## float_adder
module float_adder(
    input   clk,
    input   rst,
    input   [31:0]  x,
    input   [31:0]  y,
    output  reg [31:0]  z,
    output  reg [1:0]   overflow  
);
    reg [24:0] m_x, m_y, m_z;
    reg [27:0] m_x_ext, m_y_ext, m_z_ext;
    reg [7:0] e_x, e_y, e_z;
    reg [2:0] s_x, s_y, s_z;
    reg [2:0] state_now;
    parameter S_start = 3'b000;
    parameter S_align = 3'b001;
    parameter S_add = 3'b010;
    parameter S_normal = 3'b011;
    parameter S_overflow = 3'b100;
    parameter S_zerocheck = 3'b101;
    parameter S_IDLE = 3'b110;
    wire [5:0] shift_bit;
    FHB32 fhb32_x(
        .x({4'b0, m_z_ext}),
        .high_bit(shift_bit)
    );
    always @(posedge clk or negedge rst) begin
        if (!rst) begin
            state_now <= S_start;
        end
        else begin
            case(state_now)
                S_start: begin
                    if ((x[30:23] == 8'd255 && x[22:0] != 0) || (y[30:23] == 8'd255 && y[22:0] != 0))
                        state_now <= S_overflow;
                    else if ((x[30:23] == 8'd255 && x[22:0] == 0) || (y[30:23] == 8'd255 && y[22:0] == 0))
                        state_now <= S_overflow;
                    else
                        state_now <= S_zerocheck;
                end
                S_zerocheck: begin
                    if ((m_x[22:0] == 0 && e_x == 8'b0) || (m_y[22:0] == 0 && e_y == 8'b0))
                        state_now <= S_overflow;
                    else
                        state_now <= S_align;
                end
                S_align: state_now <= S_add;
                S_add: begin
                    if (s_x != s_y && m_x_ext == m_y_ext)
                        state_now <= S_overflow;
                    else
                        state_now <= S_normal;
                end
                S_normal: state_now <= S_overflow;
                default: state_now <= S_IDLE;
            endcase
  ...
Size: about 100 I/O pins, about 17,000 um^2 of cells after synthesis.
clock: 2.75 ns
lec_check: 0
abc_area: 1
cap_margin: 20
core_aspect_ratio: 1.43
core_margin: 2
core_utilization: 72
cts_cluster_diameter: 102
cts_cluster_size: 97
hold_slack_margin: 0.29
place_density_lb_addon: 0.14
setup_slack_margin: 0.81
slew_margin: 20
run.sh (not shown) runs the stock make flow with config.mk's settings and CLKGATE_MAP_FILE=.
The starting point died in detailed placement, error DPL-0033.
==> next run, changes <==
==> flow/config.mk (replaced) <==
export PLATFORM = sky130hd
export DESIGN_NAME = float_adder
export DESIGN_NICKNAME = float_adder
export VERILOG_FILES = /design/flow/design.v
export SDC_FILE = /design/flow/constraint.sdc
export NUM_CORES = 4
export LEC_CHECK = 0
export CAP_MARGIN = 20
export CORE_MARGIN = 2
export CORE_UTILIZATION = 40
export SETUP_SLACK_MARGIN = 0.25
export SLEW_MARGIN = 20
==> flow/constraint.sdc (replaced) <==
create_clock -name core_clock -period 4.22 [get_ports {clk}]
set_input_delay 0.8440 -clock core_clock [delete_from_list [all_inputs] [get_ports {clk}]]
set_output_delay 0.8440 -clock core_clock [all_outputs]
set_load 0.01 [all_outputs]
Result: Now the flow produced a clean layout; die size is higher by about 80%; synthesized area is higher by 4.1%; synthesized cell count is lower by 11%.
==> next run, changes <==
--- a/flow/config.mk
+++ b/flow/config.mk
@@ -7,6 +7,11 @@
 export LEC_CHECK = 0
 export CAP_MARGIN = 20
+export CELL_PAD_IN_SITES_DETAIL_PLACEMENT = 2
+export CORE_ASPECT_RATIO = 0.52
 export CORE_MARGIN = 2
 export CORE_UTILIZATION = 40
-export SETUP_SLACK_MARGIN = 0.25
+export CTS_CLUSTER_SIZE = 79
+export GPL_ROUTABILITY_DRIVEN = 0
+export GPL_TIMING_DRIVEN = 0
+export MAX_ROUTING_LAYER = met4
 export SLEW_MARGIN = 20
==> flow/constraint.sdc (replaced) <==
create_clock -name core_clock -period 5.24 [get_ports {clk}]
set_input_delay 1.0480 -clock core_clock [delete_from_list [all_inputs] [get_ports {clk}]]
set_output_delay 1.0480 -clock core_clock [all_outputs]
set_load 0.01 [all_outputs]
- With this change the flow completed, yet does not pass: negative setup slack
- global-route usage goes up by 18 points
- synthesized cell count does not change
- die area is about the same
- cell area goes down by 0.97%
- wire length goes up by 63%
- utilization goes up by 0.27 points
- total power goes down by 8.3%
- clock-buffer cell count goes down by 1
- sequential cell count does not change
- via count goes up by 24%
==> next run, changes <==
==> flow/config.mk (replaced) <==
export PLATFORM = sky130hd
export DESIGN_NAME = float_adder
export DESIGN_NICKNAME = float_adder
export VERILOG_FILES = /design/flow/design.v
export SDC_FILE = /design/flow/constraint.sdc
export NUM_CORES = 4
export LEC_CHECK = 0
export CAP_MARGIN = 20
export CORE_MARGIN = 2
export CORE_UTILIZATION = 40
export SLEW_MARGIN = 20
==> flow/constraint.sdc (replaced) <==
create_clock -name core_clock -period 4.22 [get_ports {clk}]
set_input_delay 0.8440 -clock core_clock [delete_from_list [all_inputs] [get_ports {clk}]]
set_output_delay 0.8440 -clock core_clock [all_outputs]
set_load 0.01 [all_outputs]
The changed run finished with timing, DRC and antenna clean.
Sequential power is higher by a quarter to a third.
Clock power came out higher by roughly a tenth.
Global-route usage goes down by 18 points.
Non-clock buffer count is lower by 52.
Cell count drops slightly.
Die size stays flat.
Setup slack gets better by 0.40 ns.
==> next run, changes <==
--- a/flow/config.mk
+++ b/flow/config.mk
@@ -8,4 +8,5 @@
 export CAP_MARGIN = 20
 export CORE_MARGIN = 2
-export CORE_UTILIZATION = 40
+export CORE_UTILIZATION = 70
+export CTS_CLUSTER_DIAMETER = 42
 export SLEW_MARGIN = 20
==> flow/constraint.sdc (replaced) <==
create_clock -name core_clock -period 3.43 [get_ports {clk}]
set_input_delay 0.6860 -clock core_clock [delete_from_list [all_inputs] [get_ports {clk}]]
set_output_delay 0.6860 -clock core_clock [all_outputs]
set_load 0.01 [all_outputs]
=> With this change the flow completed, yet does not pass: max-capacitance violations, max-slew violations, negative setup slack; die area fell by about 40%; clock power increases by about 35%; cell count falls by about 5%; wire length rises by 9.0%; total power went up by 41%; combinational power rises by about 60%; utilization went up by 41 points; via count rises by 16%; sequential power came out higher by about 20%.
==> next run, changes <==
--- a/flow/config.mk
+++ b/flow/config.mk
@@ -6,7 +6,11 @@
 export NUM_CORES = 4
 export LEC_CHECK = 0
+export ABC_AREA = 1
 export CAP_MARGIN = 20
 export CORE_MARGIN = 2
-export CORE_UTILIZATION = 70
-export CTS_CLUSTER_DIAMETER = 42
+export CORE_UTILIZATION = 72
+export CTS_CLUSTER_DIAMETER = 379
+export CTS_CLUSTER_SIZE = 93
+export PLACE_DENSITY = 0.39
 export SLEW_MARGIN = 20
+export TNS_END_PERCENT = 30
==> flow/constraint.sdc (replaced) <==
create_clock -name core_clock -period 0.958 [get_ports {clk}]
set_input_delay 0.1916 -clock core_clock [delete_from_list [all_inputs] [get_ports {clk}]]
set_output_delay 0.1916 -clock core_clock [all_outputs]
set_load 0.01 [all_outputs]
This time the run aborted during clock tree synthesis, error DPL-0038.
Synthesized area went down by 3.9%.
Die size drops by 6.4%.
Synthesized cell count rises by 13%.
No activity file was given, so power comes from the tool's default toggle rates.
